==> 04-21 <==
==> flow/design.v <==
module aluDesign#(parameter W = 8, N = 4) (clk,rst,CE,MODE,CIN,INP_VALID,CMD,OPA,OPB, ERR,OV,COUT,G,L,E, RES);
    input clk,rst,CE,MODE,CIN;
    input [1:0] INP_VALID;
    input [N-1:0] CMD;
    input [W-1:0] OPA,OPB;
    output reg ERR,OV,COUT,G,L,E;
        output reg [2*W-1:0] RES;
        reg [2*W-1:0] res_comb;
    parameter INV_INP = 2'b00, OPA_VALID = 2'b01, OPB_VALID = 2'b10, OPA_AND_OPB_VALID = 2'b11;
    parameter SHIFT_W = $clog2(W);
    reg [W-1:0] opa_r,opb_r;
    reg [N-1:0] cmd_r;
    reg [1:0] valid_r;
    reg mode_r,cin_r;
    reg cout_comb,ov_comb,g_comb,l_comb,e_comb,err_comb;
    always@(posedge clk,posedge rst) begin
        if(rst) begin
            opa_r <= 0;
            opb_r <= 0;
            cmd_r <= 0;
            valid_r <= 0;
            cin_r <= 0;
            mode_r <= 0;
        end
        else if(CE) begin
            opa_r <= OPA;
            opb_r <= OPB;
            cmd_r <= CMD;
            valid_r <= INP_VALID;
            cin_r <= CIN;
            mode_r <= MODE;
       end
    end
    always@(*) begin
        if(CE) begin
            res_comb = 0;
            err_comb = 0;
            cout_comb = 0;
            ov_comb = 0;
            g_comb = 0;
            l_comb = 0;
            e_comb = 0;
            if(mode_r == 1) begin
                case(valid_r)
                    INV_INP : begin
                        res_comb = 0;
                        err_comb = 1;
                    end
                    OPA_VALID : begin
                        case(cmd_r)
                            4'b0100 : begin
                                res_comb = opa_r + 1;
                                cout_comb = res_comb[W];
                            end
                           4'b0101 : begin
                               res_comb = opa_r - 1;
                               ov_comb = res_comb[W];
                            end
                            default : err_comb = 1;
                        endcase
                    end
                    OPB_VALID : begin
                        case(cmd_r)
                            4'b0110 : begin
                                res_comb = opb_r + 1;
                                cout_comb = res_comb[W];
                            end
                            4'b0111 : begin
                                res_comb = opb_r - 1;
                                ov_comb = res_comb[W];
                            end
                            default : err_comb = 1;
                        endcase
                    end
                    OPA_AND_OPB_VALID : begin
                        case(cmd_r)
                            4'b0000 : begin
                                res_comb = opa_r + opb_r;
                                cout_comb = res_comb[W];
                            end
                            4'b0001 : begin
                                res_comb = opa_r - opb_r;
                                ov_comb = res_comb[W];
                            end
                            4'b0010 : begin
                                res_comb = opa_r + opb_r + cin_r;
                                cout_comb = res_comb[W];
                            end
                            4'b0011 : begin
                                res_comb = opa_r - opb_r - cin_r;
                                ov_comb = res_comb[W];
                            end
                            4'b1000 : begin
                                g_comb  = (opa_r > opb_r) ? 1:0;
                                l_comb = (opa_r < opb_r) ? 1:0;
                                e_comb = (opa_r == opb_r) ? 1:0;
                            end
                            4'b1001 : begin
                                res_comb = (opa_r + 1) * (opb_r + 1);
                            end
                            4'b1010 : begin
                                res_comb = (opa_r<<1) * (opb_r);
                            end
                            4'b1011 : begin
                                res_comb = $signed(opa_r) + $signed(opb_r);
                                ov_comb = (($signed(opa_r) > 0) && ($signed(opb_r) > 0) && ($signed(res_comb[W-1:0])<=0) || ($signed(opa_r) < 0) && ($signed(opb_r) < 0) && ($signed(res_comb[W-1:0]) >= 0));
                                g_comb  = ($signed(opa_r) > $signed(opb_r)) ? 1:0;
                                l_comb = ($signed(opa_r) < $signed(opb_r)) ? 1:0;
                                e_comb = ($signed(opa_r) == $signed(opb_r)) ? 1:0;
                            end
                            4'b1100 : begin
                                res_comb = $signed(opa_r) - $signed(opb_r);
                                ov_comb = (($signed(opa_r) > 0) && ($signed(opb_r) < 0) && ($signed(res_comb[W-1:0]) <= 0) || ($signed(opa_r) < 0) && ($signed(opb_r) > 0) && ($signed(res_comb[W-1:0]) >= 0));
                                g_comb  = ($signed(opa_r) > $signed(opb_r)) ? 1:0;
                                l_comb = ($signed(opa_r) < $signed(opb_r)) ? 1:0;
                                e_comb = ($signed(opa_r) == $signed(opb_r)) ? 1:0;
                            end
                            default : err_comb = 1;
                        endcase
                    end
                    default : err_comb = 1;
                endcase
            end
            else begin
                case(valid_r)
                    INV_INP : begin
                        res_comb = 0;
                        err_comb = 1;
                    end
                    OPA_VALID : begin
                        case(cmd_r)
                            4'b0110 : begin
                                res_comb = ~(opa_r);
                                res_comb[2*W-1 : 8] = 0;
                            end
                            4'b1000 : begin
                                res_comb = opa_r >> 1;
                            end
                            4'b1001 : begin
                                res_comb = opa_r << 1;
                            end
                            default : err_comb = 1;
                        endcase
                    end
                    OPB_VALID : begin
                        case(cmd_r)
                            4'b0111 : begin
                                res_comb = ~(opb_r);
                                res_comb[2*W-1 : 8] = 0;
                            end
                            4'b1010 : begin
                                res_comb = opb_r >> 1;
                            end
                            4'b1011 : begin
                                res_comb = opb_r << 1;
                            end
                            default : err_comb = 1;
                        endcase
                    end
                    OPA_AND_OPB_VALID : begin
                        case(cmd_r)
                            4'b0000 : begin
                                res_comb = opa_r & opb_r;
                            end
                            4'b0001 : begin
                                res_comb = ~(opa_r & opb_r);
                                res_comb[2*W-1 : 8] = 0;
                            end
                            4'b0010 : begin
                                res_comb = opa_r | opb_r;
                            end
                            4'b0011 : begin
                                res_comb = ~(opa_r | opb_r);
                                res_comb[2*W-1 : 8] = 0;
                            end
                            4'b0100 : begin
                                res_comb = opa_r ^ opb_r;
                            end
                            4'b0101 : begin
                                res_comb = ~(opa_r ^ opb_r);
                                res_comb[2*W-1 : 8] = 0;
                            end
                            4'b1100 : begin
                                if( |(opb_r[(W-1) : (SHIFT_W+1)])) begin
                                    err_comb = 1;
                                    res_comb = 0;
                                end
                                else
                                    res_comb = (opa_r << (opb_r[SHIFT_W-1:0])) | opa_r >> (W - (opb_r[SHIFT_W-1:0]));
                                    res_comb[2*W-1 : 8] = 0;
                            end
                            4'b1101 : begin
                                if( |(opb_r[(W-1) : (SHIFT_W+1)])) begin
                                    res_comb = 0;
                                    err_comb = 1;
                                end
                                else
                                    res_comb = (opa_r >> opb_r[SHIFT_W-1:0]) | opa_r << (W - opb_r[SHIFT_W-1:0]);
                                    res_comb[2*W-1 : 8] = 0;
                            end
                            default : err_comb = 1;
                        endcase
                    end
                    default : err_comb = 1;
                endcase
            end
        end
        else begin
           res_comb = 0;
           err_comb = 0;
           cout_comb = 0;
           ov_comb = 0;
           g_comb = 0;
           l_comb = 0;
           e_comb = 0;
        end
    end
    always@(posedge clk, posedge rst) begin
        if(rst) begin
            RES <= 0;
            COUT <= 0;
            OV <= 0;
            G <= 0;
            L <= 0;
            E <= 0;
            ERR  <= 0;
        end
        else if(CE) begin
            RES <= res_comb;
                COUT <= cout_comb;
                OV <= ov_comb;
                G <= g_comb;
                L <= l_comb;
                E <= e_comb;
                ERR  <= err_comb;
        end
    end
endmodule
==> flow/run.sh <==
#!/bin/bash
# the make line also repeats each setting of config.mk as NAME=value (left out here)
make -C /OpenROAD-flow-scripts/flow DESIGN_CONFIG=/design/flow/config.mk WORK_HOME=/design/flow/orfs CLKGATE_MAP_FILE= finish
==> flow/config.mk <==
export PLATFORM = sky130hd
export DESIGN_NAME = aluDesign
export DESIGN_NICKNAME = aluDesign
export VERILOG_FILES = /design/flow/design.v
export SDC_FILE = /design/flow/constraint.sdc
export NUM_CORES = 4
export LEC_CHECK = 0
export CAP_MARGIN = 20
export CELL_PAD_IN_SITES_DETAIL_PLACEMENT = 0
export CORE_MARGIN = 7
export CORE_UTILIZATION = 58
export CTS_CLUSTER_DIAMETER = 267
export CTS_CLUSTER_SIZE = 95
export GPL_ROUTABILITY_DRIVEN = 1
export GPL_TIMING_DRIVEN = 1
export MAX_ROUTING_LAYER = met4
export PLACE_DENSITY = 0.82
export SETUP_SLACK_MARGIN = 2.92
export SLEW_MARGIN = 10
export TNS_END_PERCENT = 20
==> flow/constraint.sdc <==
create_clock -name core_clock -period 10.3 [get_ports {clk}]
set_input_delay 2.0600 -clock core_clock [delete_from_list [all_inputs] [get_ports {clk}]]
set_output_delay 2.0600 -clock core_clock [all_outputs]
set_load 0.01 [all_outputs]
==> 12-10: changes against 04-21 <==
ABC_AREA = 1   (was not set)
CELL_PAD_IN_SITES_DETAIL_PLACEMENT = not set   (was 0)
CORE_MARGIN = 2   (was 7)
CORE_UTILIZATION = 50   (was 58)
CTS_CLUSTER_DIAMETER = not set   (was 267)
CTS_CLUSTER_SIZE = not set   (was 95)
GPL_ROUTABILITY_DRIVEN = not set   (was 1)
GPL_TIMING_DRIVEN = 0   (was 1)
HOLD_SLACK_MARGIN = 0.21   (was not set)
MIN_ROUTING_LAYER = met2   (was not set)
PLACE_DENSITY = 0.51   (was 0.82)
SETUP_SLACK_MARGIN = 0.37   (was 2.92)
SLEW_MARGIN = 35   (was 10)
TNS_END_PERCENT = not set   (was 20)
==> flow/constraint.sdc (replaced) <==
create_clock -name core_clock -period 9.11 [get_ports {clk}]
set_input_delay 1.8220 -clock core_clock [delete_from_list [all_inputs] [get_ports {clk}]]
set_output_delay 1.8220 -clock core_clock [all_outputs]
set_load 0.01 [all_outputs]
==> 12-27: changes against 04-21 <==
CELL_PAD_IN_SITES_DETAIL_PLACEMENT = not set   (was 0)
CORE_MARGIN = 2   (was 7)
CORE_UTILIZATION = 63   (was 58)
CTS_CLUSTER_DIAMETER = 223   (was 267)
CTS_CLUSTER_SIZE = 98   (was 95)
GPL_ROUTABILITY_DRIVEN = not set   (was 1)
GPL_TIMING_DRIVEN = not set   (was 1)
MAX_ROUTING_LAYER = not set   (was met4)
PLACE_DENSITY = not set   (was 0.82)
SETUP_SLACK_MARGIN = -0.54   (was 2.92)
SLEW_MARGIN = 0   (was 10)
TNS_END_PERCENT = not set   (was 20)
==> flow/constraint.sdc (replaced) <==
create_clock -name core_clock -period 6.0 [get_ports {clk}]
set_input_delay 1.2000 -clock core_clock [delete_from_list [all_inputs] [get_ports {clk}]]
set_output_delay 1.2000 -clock core_clock [all_outputs]
set_load 0.01 [all_outputs]
==> qor.yml <==
outcome: "no timing/DRC/antenna violations"
crit_family: "adder cells"
reg2reg_to: "RES[14]"
period_used_pct: 98.0
vias: 11123
power_mw: 3.17
wl_per_cell_um: 24.3
worstMarginPinSlew_ps: 1150
n_all_buffers: 102
(the above is from 12-27)
==> qor.yml <==
outcome: "no timing/DRC/antenna violations"
p_sw_share_pct: 54.5
power_mw: 1.82
vias: 10890
wl_per_cell_um: 24.1
crit_family: "adder cells"
dp_cells: 1602
period_used_pct: 66.1
worstMarginPinSlew_ps: 1230
n_all_buffers: 75
ys_sh_xor_pct: 7.83
reg2reg_to: "RES[14]"
(the above is from 04-21)
==> qor.yml <==
dp_cells: 1974
error_line: "[ERROR GRT-0116] Global routing finished with congestion. Check the congestion regions in the DRC Viewer."
syn-num-nets: 1864
die_h_um: 149
clk_path_buf_depth: 2
outcome: "stopped before the end"
flop_cell: "dfrtp_1"
haltStage: "5_1_grt"
(the above is from 12-10)
